== run 1 ==
## calculator
module calculator (input CLOCK_50,
							input RESET,
							input KEYPRESSED,
							input [3:0] KEYCODE,
							input [3:0] KEY,
							output [0:6] HEX0, HEX1, HEX2, HEX3, HEX4, HEX5, HEX6, HEX7
							);
Settings: LEC_CHECK=0, ABC_AREA=1, CAP_MARGIN=20, CELL_PAD_IN_SITES_DETAIL_PLACEMENT=2, CELL_PAD_IN_SITES_GLOBAL_PLACEMENT=0, CORE_ASPECT_RATIO=1.03, CORE_MARGIN=7, CORE_UTILIZATION=23, CTS_CLUSTER_SIZE=81, PLACE_DENSITY_LB_ADDON=0.18, SETUP_SLACK_MARGIN=0.44, SLEW_MARGIN=25, TNS_END_PERCENT=85; clock period 50.0 ns.
run.sh (not shown) runs the stock make flow with config.mk's settings and CLKGATE_MAP_FILE=.
Changes in run 2 relative to run 1:
- CORE_UTILIZATION: 23 -> 40
- CORE_MARGIN: 7 -> 2
- CELL_PAD_IN_SITES_DETAIL_PLACEMENT: 2 -> unset
- PLACE_DENSITY_LB_ADDON: 0.18 -> unset
- SLEW_MARGIN: 25 -> 20
- SETUP_SLACK_MARGIN: 0.44 -> unset
- CORE_ASPECT_RATIO: 1.03 -> unset
- CELL_PAD_IN_SITES_GLOBAL_PLACEMENT: 0 -> unset
- ABC_AREA: 1 -> 0
- TNS_END_PERCENT: 85 -> 5
- CTS_CLUSTER_SIZE: 81 -> 10
## What came out
- Between run 2 and run 1, the worst-case hold slack does not differ in any meaningful way.
- Going from run 1 to run 2, clock period minus worst slack grew by 6.77 ns; depth of the worst register-to-register path grew by 22.
- The final reports for run 2 and run 1 show post-route core utilization higher in the former.
What run 3 does differently from run 2 at the input level:
- ABC_AREA now 1, was 0
- CTS_CLUSTER_SIZE no longer set, was 10
- TNS_END_PERCENT no longer set, was 5
- SETUP_SLACK_MARGIN now 5.0, previously not set
- the clock period (ns, I/O delays scaled along) now 38.4, was 50.0
Findings:
- Going from run 2 to run 3, the maximum achievable frequency was found to have gone up by 11 MHz.
- In the final reports, the cell area of run 3 is smaller than that of run 2.
- Run 3 against run 2; overall via count from detail_route is up by a few percent.
- Run 3 ends up with a detailed-router iteration count before antenna repair that is 1 lower than in run 2.
- Relative to run 2, critical path depth has gone down in run 3.
- Measured against each other, run 3 and run 2 differ in hold slack, the higher figure coming from run 2.
- Summary of run 3 over run 2: worst relative slew slack up 13 points; final cell count up 14%.
- Run 3 ended up with simple AND/OR/NAND/NOR gates as its dominant non-sequential cell family after synthesis; run 2 ended up with AND-OR/OR-AND gates.
- Delta (run 3 minus run 2): last weighted congestion value of the routability-driven placer has increased.
> inputs changed (run 3 -> run 4)
- SETUP_SLACK_MARGIN: 5.0 -> unset
Run 4 ran to completion and came out clean on the timing, design-rule and antenna checks. From run 3 to run 4 the numbers moved as follows: global routing usage summed across all routing layers held steady, multi-input logic area shrank by about 0.8%, total wirelength of the detailed-routed design shrank by 1800 um. First element of the critical path: operand_A.bcdreg[1]$_SDFFE_PP1P_ -> run 4, operand_A.bcdreg[4]$_SDFFE_PP1P_ -> run 3. Diff run 3..run 4 | fraction of area in registers | negligible. Compared with run 3, the detailed router inserted fewer vias in run 4.


v6:
calculator again, from the RTL that the note above started with.
Design calculator, start of the top module:
module calculator (input CLOCK_50,
							input RESET,
							input KEYPRESSED,
							input [3:0] KEYCODE,
							input [3:0] KEY,
							output [0:6] HEX0, HEX1, HEX2, HEX3, HEX4, HEX5, HEX6, HEX7
							);
clock: 17.2 ns
lec_check: 0
abc_area: 1
cap_margin: 20
core_margin: 2
core_utilization: 68
cts_cluster_diameter: 355
cts_cluster_size: 34
setup_slack_margin: -1.65
slew_margin: 20
Status(v6) = ERROR, stage = 5_1_grt
diff inputs: v6 => v34
- CTS_CLUSTER_SIZE: 34 -> 96
- SETUP_SLACK_MARGIN: -1.65 -> unset
- CTS_CLUSTER_DIAMETER: 355 -> unset
- CORE_UTILIZATION: 68 -> 62
- the clock period (ns, I/O delays scaled along): 17.2 -> 21.4
Findings:
- The post-placement cell area of v34 is lower than that of v6.
- | die area | v34 vs v6 | worse |
- Diff v6 and v34: placer's final routability congestion estimate higher in v6
- From v6 to v34, simple-gate area share of the yosys netlist did not move at all.
- Final checks on v34, whose flow otherwise completed, came back failing, citing negative setup slack.


Starting RTL as in the previous note.
// calculator
module calculator (input CLOCK_50,
							input RESET,
							input KEYPRESSED,
							input [3:0] KEYCODE,
							input [3:0] KEY,
							output [0:6] HEX0, HEX1, HEX2, HEX3, HEX4, HEX5, HEX6, HEX7
							);
clock: 69.1 ns
lec_check: 0
abc_area: 1
cap_margin: 20
cell_pad_in_sites_detail_placement: 2
cell_pad_in_sites_global_placement: 2
core_aspect_ratio: 1.68
core_margin: 3
core_utilization: 40
cts_cluster_size: 64
gpl_timing_driven: 1
max_routing_layer: met4
min_routing_layer: met2
slew_margin: 20
The starting point stopped in detailed placement with DPL-0033.
Change:
CELL_PAD_IN_SITES_DETAIL_PLACEMENT = default   (was 2)
CELL_PAD_IN_SITES_GLOBAL_PLACEMENT = default   (was 2)
CORE_ASPECT_RATIO = default   (was 1.68)
CORE_MARGIN = 2   (was 3)
CORE_UTILIZATION = 11   (was 40)
CTS_CLUSTER_SIZE = default   (was 64)
GPL_TIMING_DRIVEN = default   (was 1)
MAX_ROUTING_LAYER = default   (was met4)
MIN_ROUTING_LAYER = default   (was met2)
clock period = 71.7 ns   (was 69.1 ns; I/O delays follow)
=> With this change the flow passed the timing, design-rule and antenna checks; die area goes up to 3.6 times its value; synthesized cell count stays the same; area after synthesis stays the same.


Starting RTL as in the previous note.
## calculator
module calculator (input CLOCK_50,
							input RESET,
							input KEYPRESSED,
							input [3:0] KEYCODE,
							input [3:0] KEY,
							output [0:6] HEX0, HEX1, HEX2, HEX3, HEX4, HEX5, HEX6, HEX7
							);
make LEC_CHECK=0 ABC_AREA=1 CAP_MARGIN=20 CELL_PAD_IN_SITES_GLOBAL_PLACEMENT=0 CORE_MARGIN=2 CORE_UTILIZATION=50 MAX_ROUTING_LAYER=met4 MIN_ROUTING_LAYER=met1 SLEW_MARGIN=5 finish   # period 31.8 ns
Next try:
--- a/flow/config.mk
+++ b/flow/config.mk
@@ -10 +9,0 @@
-export CELL_PAD_IN_SITES_GLOBAL_PLACEMENT = 0
@@ -12,4 +11,2 @@
-export CORE_UTILIZATION = 50
-export MAX_ROUTING_LAYER = met4
-export MIN_ROUTING_LAYER = met1
-export SLEW_MARGIN = 5
+export CORE_UTILIZATION = 31
+export SLEW_MARGIN = 20
==> flow/constraint.sdc (replaced) <==
create_clock -name core_clock -period 38.4 [get_ports {CLOCK_50}]
set_input_delay 7.6800 -clock core_clock [delete_from_list [all_inputs] [get_ports {CLOCK_50}]]
set_output_delay 7.6800 -clock core_clock [all_outputs]
set_load 0.01 [all_outputs]
Result:
- cell area fell by 0.55%
- count of clock-buffer cells in the layout is unchanged
- hold slack gains 0.0032 ns
- worst setup slack is better by 1.5 ns
- die area goes up by 60%
